==> inputs of build 4 <==
==> flow/design.v (excerpt) <==
module fairArb (
	input logic [15:0] bids,
	output logic [15:0] wins,
	input logic get_next_win,
	input logic clk,
	input logic rst
		);
Settings: LEC_CHECK=0, ABC_AREA=1, CAP_MARGIN=5, CELL_PAD_IN_SITES_DETAIL_PLACEMENT=2, CELL_PAD_IN_SITES_GLOBAL_PLACEMENT=3, CORE_MARGIN=2, CORE_UTILIZATION=32, CTS_CLUSTER_DIAMETER=20, CTS_CLUSTER_SIZE=79, GPL_ROUTABILITY_DRIVEN=1, GPL_TIMING_DRIVEN=0, MAX_ROUTING_LAYER=met5, SETUP_SLACK_MARGIN=1.06, SLEW_MARGIN=20; clock period 5.56 ns.
run.sh (not shown) runs the stock make flow with config.mk's settings and CLKGATE_MAP_FILE=.
==> build 93 (differences from build 4) <==
ABC_AREA = unset   (was 1)
CAP_MARGIN = 20   (was 5)
CELL_PAD_IN_SITES_DETAIL_PLACEMENT = unset   (was 2)
CELL_PAD_IN_SITES_GLOBAL_PLACEMENT = unset   (was 3)
CORE_UTILIZATION = 12   (was 32)
CTS_CLUSTER_DIAMETER = unset   (was 20)
CTS_CLUSTER_SIZE = unset   (was 79)
GPL_ROUTABILITY_DRIVEN = unset   (was 1)
GPL_TIMING_DRIVEN = unset   (was 0)
MAX_ROUTING_LAYER = unset   (was met5)
SETUP_SLACK_MARGIN = unset   (was 1.06)
==> flow/constraint.sdc (replaced) <==
create_clock -name core_clock -period 5.24 [get_ports {clk}]
set_input_delay 1.0480 -clock core_clock [delete_from_list [all_inputs] [get_ports {clk}]]
set_output_delay 1.0480 -clock core_clock [all_outputs]
set_load 0.01 [all_outputs]
==> qor summary <==
	build 4	build 93
Outcome	aborted with a tool error	finished clean
Failing step	global placement	-
Fraction of the core area occupied by cells at floorplan	0.329	0.123
Cell Type Count	29	84
Mux cell area share after synthesis	0	0.00836
Synthesized netlist cell count	537	379
Net Count, Synth	557	399
Simple Share, Synth	0.593	0.397
Biggest area consumer among synthesized cells	nand2_1	dfxtp_1
Die area	9160 sq um	23,700 sq um
Die Span X	95.7 um	154 um
Site Rows	33	54
Area share, top type	0.291	0.171
Core Area	8180 sq um	22,000 sq um
Seq share, synth	0.171	0.171
Post-synthesis adder-cell area fraction	0.00465	0.00464
Cell count listed in synth_stat.txt	537	379
DIE HEIGHT	95.7 um	154 um
Post-Syn Area per Cell	5.01 sq um	7.11 sq um
Yosys stat chip area	2690 sq um	2700 sq um
Cell area after synthesis	2690 sq um	2700 sq um
Post-synthesis share of cell area spent on and-or and or-and gates	0.105	0.346


==> garnet: inputs <==
Starting RTL as in the previous note.
Settings: LEC_CHECK=0, CAP_MARGIN=5, CORE_MARGIN=2, CORE_UTILIZATION=66, CTS_CLUSTER_DIAMETER=37, HOLD_SLACK_MARGIN=-0.09, SETUP_SLACK_MARGIN=0.52, SLEW_MARGIN=20; clock period 3.77 ns.
==> lagoon: changes against garnet <==
- CAP_MARGIN: 5 -> 20
- CORE_UTILIZATION: 66 -> 58
- CTS_CLUSTER_DIAMETER: 37 -> unset
- HOLD_SLACK_MARGIN: -0.09 -> unset
- SETUP_SLACK_MARGIN: 0.52 -> -0.13
- TNS_END_PERCENT: unset -> 5
==> flow/constraint.sdc (replaced) <==
create_clock -name core_clock -period 3.22 [get_ports {clk}]
set_input_delay 0.6440 -clock core_clock [delete_from_list [all_inputs] [get_ports {clk}]]
set_output_delay 0.6440 -clock core_clock [all_outputs]
set_load 0.01 [all_outputs]
==> raven: changes against garnet <==
- CAP_MARGIN: 5 -> 20
- CTS_CLUSTER_DIAMETER: 37 -> unset
- CTS_CLUSTER_SIZE: unset -> 51
- HOLD_SLACK_MARGIN: -0.09 -> unset
- SETUP_SLACK_MARGIN: 0.52 -> -0.03
==> flow/constraint.sdc (replaced) <==
create_clock -name core_clock -period 2.65 [get_ports {clk}]
set_input_delay 0.5300 -clock core_clock [delete_from_list [all_inputs] [get_ports {clk}]]
set_output_delay 0.5300 -clock core_clock [all_outputs]
set_load 0.01 [all_outputs]
==> results <==
|  | raven | garnet | lagoon |
|---|---|---|---|
| Chip Area, Yosys | 0.00270 mm² | 0.00270 mm² | 0.00270 mm² |
| Global placer's final weighted congestion | 1.15 | 1.13 | 1.08 |
| Area after DPL | - | 0.00347 mm² | 0.00385 mm² |
| Number of levels the H-tree was split into | - | 1 | 1 |
| Total CTS buffers | - | 3 | 3 |
| Synth Area in Adders | 0.464% | 0.464% | 0.464% |
| Placed wire-length estimate | - | 8.00 mm | 8.46 mm |
| Area of the placeable core | 0.00397 mm² | 0.00397 mm² | 0.00441 mm² |
| Maximum number of buffers from clock root to sink | - | 2 | 2 |
| Dpl ws | - | -147 ps | -583 ps |
| Multiplexer share of the synthesized area | 0.836% | 0.836% | 0.836% |
| Run status | stopped before the end | stopped before the end | stopped before the end |
| Stage where the flow stopped | 3_5_place_dp | 5_1_grt | 5_1_grt |
| Clock net sink count | - | 23 | 23 |
| Die area | 0.00461 mm² | 0.00461 mm² | 0.00521 mm² |
| Placement row count | 23 | 23 | 24 |
| Core Util at FP | 67.9% | 67.9% | 61.1% |
| Hold buffer count at CTS | - | 0 | 0 |
| Number of gates given a new drive strength after cts | - | 39 | 28 |
| CTS Root Cell | - | clkbuf_8 | clkbuf_8 |
| Setup repair bufs after CTS | - | 8 | 6 |
| Horizontal die dimension | 67.9 µm | 67.9 µm | 72.2 µm |
| Placed Cells incl. Taps | - | 501 | 551 |
| Vert. Die Dim | 67.9 µm | 67.9 µm | 72.2 µm |


==> run A: inputs <==
Starting RTL as in the previous note.
Settings: LEC_CHECK=0, CAP_MARGIN=20, CORE_MARGIN=2, CORE_UTILIZATION=66, HOLD_SLACK_MARGIN=-0.09, SETUP_SLACK_MARGIN=-0.28, SLEW_MARGIN=20; clock period 3.77 ns.
==> run H (differences from run A) <==
--- a/flow/config.mk
+++ b/flow/config.mk
@@ -7,7 +7,5 @@
 export LEC_CHECK = 0
 export CAP_MARGIN = 20
 export CORE_MARGIN = 2
-export CORE_UTILIZATION = 66
-export HOLD_SLACK_MARGIN = -0.09
-export SETUP_SLACK_MARGIN = -0.28
+export CORE_UTILIZATION = 70
 export SLEW_MARGIN = 20
==> flow/constraint.sdc (replaced) <==
create_clock -name core_clock -period 3.75 [get_ports {clk}]
set_input_delay 0.7500 -clock core_clock [delete_from_list [all_inputs] [get_ports {clk}]]
set_output_delay 0.7500 -clock core_clock [all_outputs]
set_load 0.01 [all_outputs]
==> run D (differences from run A) <==
==> flow/config.mk (replaced) <==
export PLATFORM = sky130hd
export DESIGN_NAME = fairArb
export DESIGN_NICKNAME = fairArb
export VERILOG_FILES = /design/flow/design.v
export SDC_FILE = /design/flow/constraint.sdc
export NUM_CORES = 4
export LEC_CHECK = 0
export ABC_AREA = 1
export CAP_MARGIN = 20
export CORE_MARGIN = 2
export CORE_UTILIZATION = 64
export CTS_CLUSTER_SIZE = 95
export SETUP_SLACK_MARGIN = 1.01
export SLEW_MARGIN = 20
export TNS_END_PERCENT = 5
==> flow/constraint.sdc (replaced) <==
create_clock -name core_clock -period 3.51 [get_ports {clk}]
set_input_delay 0.7020 -clock core_clock [delete_from_list [all_inputs] [get_ports {clk}]]
set_output_delay 0.7020 -clock core_clock [all_outputs]
set_load 0.01 [all_outputs]
==> run F (differences from run A) <==
==> flow/config.mk (replaced) <==
export PLATFORM = sky130hd
export DESIGN_NAME = fairArb
export DESIGN_NICKNAME = fairArb
export VERILOG_FILES = /design/flow/design.v
export SDC_FILE = /design/flow/constraint.sdc
export NUM_CORES = 4
export LEC_CHECK = 0
export ABC_AREA = 1
export CAP_MARGIN = 20
export CORE_MARGIN = 2
export CORE_UTILIZATION = 64
export SETUP_SLACK_MARGIN = -0.2
export SLEW_MARGIN = 20
==> flow/constraint.sdc (replaced) <==
create_clock -name core_clock -period 3.09 [get_ports {clk}]
set_input_delay 0.6180 -clock core_clock [delete_from_list [all_inputs] [get_ports {clk}]]
set_output_delay 0.6180 -clock core_clock [all_outputs]
set_load 0.01 [all_outputs]
==> comparison <==
Sequential power: run A is lower than run F (about 20%).
In synthesized area, run A and run D hardly differ.
Of run A and run F, run F has the higher clock power (gap about 16%, measured against run F).
Between run A and run F, the lower setup slack is in run F (gap 0.089 ns).
Run A finished but failed the layout checks on setup timing. Run H aborted during clock tree synthesis (4_1_cts), error DPL-0033. Run D stopped in global routing (5_1_grt), error GRT-0116. Run F ran to the end with violations: setup timing.
Of run F and run A, run A has the higher core utilization (gap 1.2 points).
Against run A, the critical path depth of run F is higher by 4.
==> figures <==
metric	run F	run D	run A	run H
Run status	complete, but fails checks	did not finish	complete, but fails checks	did not finish
Stage where the flow stopped	-	global routing (5_1_grt)	-	clock tree synthesis (4_1_cts)
Layout check failures	setup timing	-	setup timing	-
Post-layout net count	638	-	474	-
Slowest stage cell on the critical path	sky130_fd_sc_hd__clkdlybuf4s50_1	-	sky130_fd_sc_hd__a2111o_1	-
Final tally of max-slew violations	0	-	0	-
Count of mapped cells out of synthesis	537	537	379	379
Peak supply drop	0.270 mV	-	0.305 mV	-
Die Outline Area	4740 sq um	4740 sq um	4610 sq um	4360 sq um
Critical path required time	3.20 ns	-	3.95 ns	-
Number of clock-tree buffers in the layout	4	-	4	-
Critical path endpoint	priority_f[2]	-	priority_f[2]	-
Data arrival time at the worst-slack endpoint	3.29 ns	-	3.96 ns	-
Register area	463 sq um	-	460 sq um	-
Combined area of all synthesized cells	2690 sq um	2690 sq um	2700 sq um	2700 sq um
Final setup violation count	2	-	1	-


==> inputs of 12-16 <==
Starting RTL as in the previous note.
Design fairArb, start of the top module:
module fairArb (
	input logic [15:0] bids,
	output logic [15:0] wins,
	input logic get_next_win,
	input logic clk,
	input logic rst
		);
clock: 2.28 ns
lec_check: 0
cap_margin: 15
core_margin: 2
core_utilization: 70
cts_cluster_diameter: 366
cts_cluster_size: 51
setup_slack_margin: 0.59
slew_margin: 20
tns_end_percent: 5
==> 10-23: changes against 12-16 <==
ABC_AREA = 1   (was not set)
CAP_MARGIN = 20   (was 15)
CORE_UTILIZATION = 60   (was 70)
CTS_CLUSTER_DIAMETER = 239   (was 366)
CTS_CLUSTER_SIZE = not set   (was 51)
PLACE_DENSITY = 0.37   (was not set)
SETUP_SLACK_MARGIN = not set   (was 0.59)
TNS_END_PERCENT = not set   (was 5)
==> flow/constraint.sdc (replaced) <==
create_clock -name core_clock -period 3.81 [get_ports {clk}]
set_input_delay 0.7620 -clock core_clock [delete_from_list [all_inputs] [get_ports {clk}]]
set_output_delay 0.7620 -clock core_clock [all_outputs]
set_load 0.01 [all_outputs]
==> 09-07: changes against 12-16 <==
CAP_MARGIN = 20   (was 15)
CORE_UTILIZATION = 40   (was 70)
CTS_CLUSTER_DIAMETER = not set   (was 366)
CTS_CLUSTER_SIZE = not set   (was 51)
SETUP_SLACK_MARGIN = not set   (was 0.59)
TNS_END_PERCENT = not set   (was 5)
==> flow/constraint.sdc (replaced) <==
create_clock -name core_clock -period 3.51 [get_ports {clk}]
set_input_delay 0.7020 -clock core_clock [delete_from_list [all_inputs] [get_ports {clk}]]
set_output_delay 0.7020 -clock core_clock [all_outputs]
set_load 0.01 [all_outputs]
==> results <==
Adder share: 10-23 0.00465; 12-16 0.00464; 09-07 0.00464
Met2 Routed Length: 10-23 4.20 mm; 12-16 -; 09-07 5.13 mm
Slew Limit Fails: 10-23 0; 12-16 -; 09-07 0
Design internal power: 10-23 478 uW; 12-16 -; 09-07 578 uW
Chip height: 10-23 71.0 um; 12-16 66.1 um; 09-07 86.1 um
Total CTS buffers: 10-23 3; 12-16 -; 09-07 3
Clock net power: 10-23 151 uW; 12-16 -; 09-07 166 uW
Layout overhead on the synthesized area: 10-23 16.1%; 12-16 -; 09-07 55.1%
Status: 10-23 finished clean; 12-16 stopped before the end; 09-07 finished clean
Stage where the flow stopped: 10-23 -; 12-16 3_5_place_dp; 09-07 -
Sequential cell area share: 10-23 0.147; 12-16 -; 09-07 0.110
Timing startpoint of the critical path: 10-23 bids[11]; 12-16 -; 09-07 priority_f[2]
Count of sequential standard cells: 10-23 23; 12-16 -; 09-07 23
Routed wire length per instance: 10-23 16.5 um; 12-16 -; 09-07 20.0 um
Clock network fraction of total power: 10-23 0.178; 12-16 -; 09-07 0.176
Crit path buf inv count: 10-23 2; 12-16 -; 09-07 2
Reg-to-reg endpoint: 10-23 priority_f[2]; 12-16 -; 09-07 priority_f[2]
Clk tree area frac: 10-23 0.0148; 12-16 -; 09-07 0.0108
Number of cells on the worst hold path: 10-23 2; 12-16 -; 09-07 1
Fin worst setup slack: 10-23 0.291 ns; 12-16 -; 09-07 0.155 ns
Largest net degree at the start of global routing: 10-23 23; 12-16 -; 09-07 27
Ratio of routed vias to standard cells: 10-23 6.06; 12-16 -; 09-07 6.34
Critical Path Max Stage Delay: 10-23 0.57 ns; 12-16 -; 09-07 0.63 ns
Well-Tap Cells: 10-23 52; 12-16 -; 09-07 77
Gate Count Post-Synth: 10-23 537; 12-16 379; 09-07 379
Part of the cycle the worst path needs: 10-23 0.924; 12-16 -; 09-07 0.956
Share of total power consumed by net switching: 10-23 0.439; 12-16 -; 09-07 0.388
Worst hold-check slack: 10-23 0.428 ns; 12-16 -; 09-07 0.441 ns


==> branch tundra <==
Starting RTL as in the previous note.
==> flow/design.v (excerpt) <==
module fairArb (
	input logic [15:0] bids,
	output logic [15:0] wins,
	input logic get_next_win,
	input logic clk,
	input logic rst
		);
Settings: LEC_CHECK=0, CAP_MARGIN=40, CORE_MARGIN=2, CORE_UTILIZATION=65, CTS_CLUSTER_DIAMETER=44, SETUP_SLACK_MARGIN=0.08, SLEW_MARGIN=20, TNS_END_PERCENT=5; clock period 3.58 ns.
==> branch quartz (differences from branch tundra) <==
==> flow/config.mk (replaced) <==
export PLATFORM = sky130hd
export DESIGN_NAME = fairArb
export DESIGN_NICKNAME = fairArb
export VERILOG_FILES = /design/flow/design.v
export SDC_FILE = /design/flow/constraint.sdc
export NUM_CORES = 4
export LEC_CHECK = 0
export CAP_MARGIN = 20
export CORE_MARGIN = 2
export CORE_UTILIZATION = 70
export CTS_CLUSTER_SIZE = 14
export SETUP_SLACK_MARGIN = 0.67
export SLEW_MARGIN = 20
==> flow/constraint.sdc (replaced) <==
create_clock -name core_clock -period 2.88 [get_ports {clk}]
set_input_delay 0.5760 -clock core_clock [delete_from_list [all_inputs] [get_ports {clk}]]
set_output_delay 0.5760 -clock core_clock [all_outputs]
set_load 0.01 [all_outputs]
==> branch cedar (differences from branch tundra) <==
==> flow/config.mk (replaced) <==
export PLATFORM = sky130hd
export DESIGN_NAME = fairArb
export DESIGN_NICKNAME = fairArb
export VERILOG_FILES = /design/flow/design.v
export SDC_FILE = /design/flow/constraint.sdc
export NUM_CORES = 4
export LEC_CHECK = 0
export ABC_AREA = 1
export CAP_MARGIN = 20
export CORE_ASPECT_RATIO = 0.5
export CORE_MARGIN = 2
export CORE_UTILIZATION = 60
export HOLD_SLACK_MARGIN = -0.07
export SLEW_MARGIN = 20
export TNS_END_PERCENT = 5
==> flow/constraint.sdc (replaced) <==
create_clock -name core_clock -period 4.0 [get_ports {clk}]
set_input_delay 0.8000 -clock core_clock [delete_from_list [all_inputs] [get_ports {clk}]]
set_output_delay 0.8000 -clock core_clock [all_outputs]
set_load 0.01 [all_outputs]
==> comparison <==
- Branch cedar finished with timing, DRC and antenna clean. Branch tundra ended with an error in global routing, error DPL-0038. Branch quartz aborted during detailed placement.
- Die size: branch quartz is smaller than branch tundra (6.7%).
- Between branch cedar and branch quartz, the lower synthesized cell count is in branch quartz (gap 42%, measured against branch quartz).
- Synthesized area is about the same in branch cedar and branch quartz.
==> figures <==
	branch cedar	branch tundra	branch quartz
Post-synthesis simple-gate area fraction	59.3%	39.7%	39.7%
Buffers from clock root to sink, at most	2	2	-
Synth Instances	537	379	379
TritonCTS Sinks	23	23	-
Result of the run	timing/DRC/antenna clean	stopped before the end	stopped before the end
Last stage reached	-	global routing	detailed placement
Adder and majority gate portion of the synthesized area	0.465%	0.464%	0.464%
Yosys cell count	537	379	379
Die Ht	51.4 um	68.4 um	66.1 um
Area share of the largest cell type after synthesis	29.1%	17.1%	17.1%
Floorplan Core Area	0.00436 mm^2	0.00400 mm^2	0.00369 mm^2
Starting density of the core	61.8%	67.4%	73.1%
Horizontal die size	98.7 um	68.4 um	66.1 um
CTS root buffer	sky130_fd_sc_hd__clkbuf_8	sky130_fd_sc_hd__clkbuf_8	-
Post-synth top area cell	sky130_fd_sc_hd__nand2_1	sky130_fd_sc_hd__dfxtp_1	sky130_fd_sc_hd__dfxtp_1
Cell count after placement	621	521	-
Post-Syn Area	0.00269 mm^2	0.00270 mm^2	0.00270 mm^2
Htree depth	1	1	-
Power figures rest on the tool's default switching activity, not on a simulated workload.
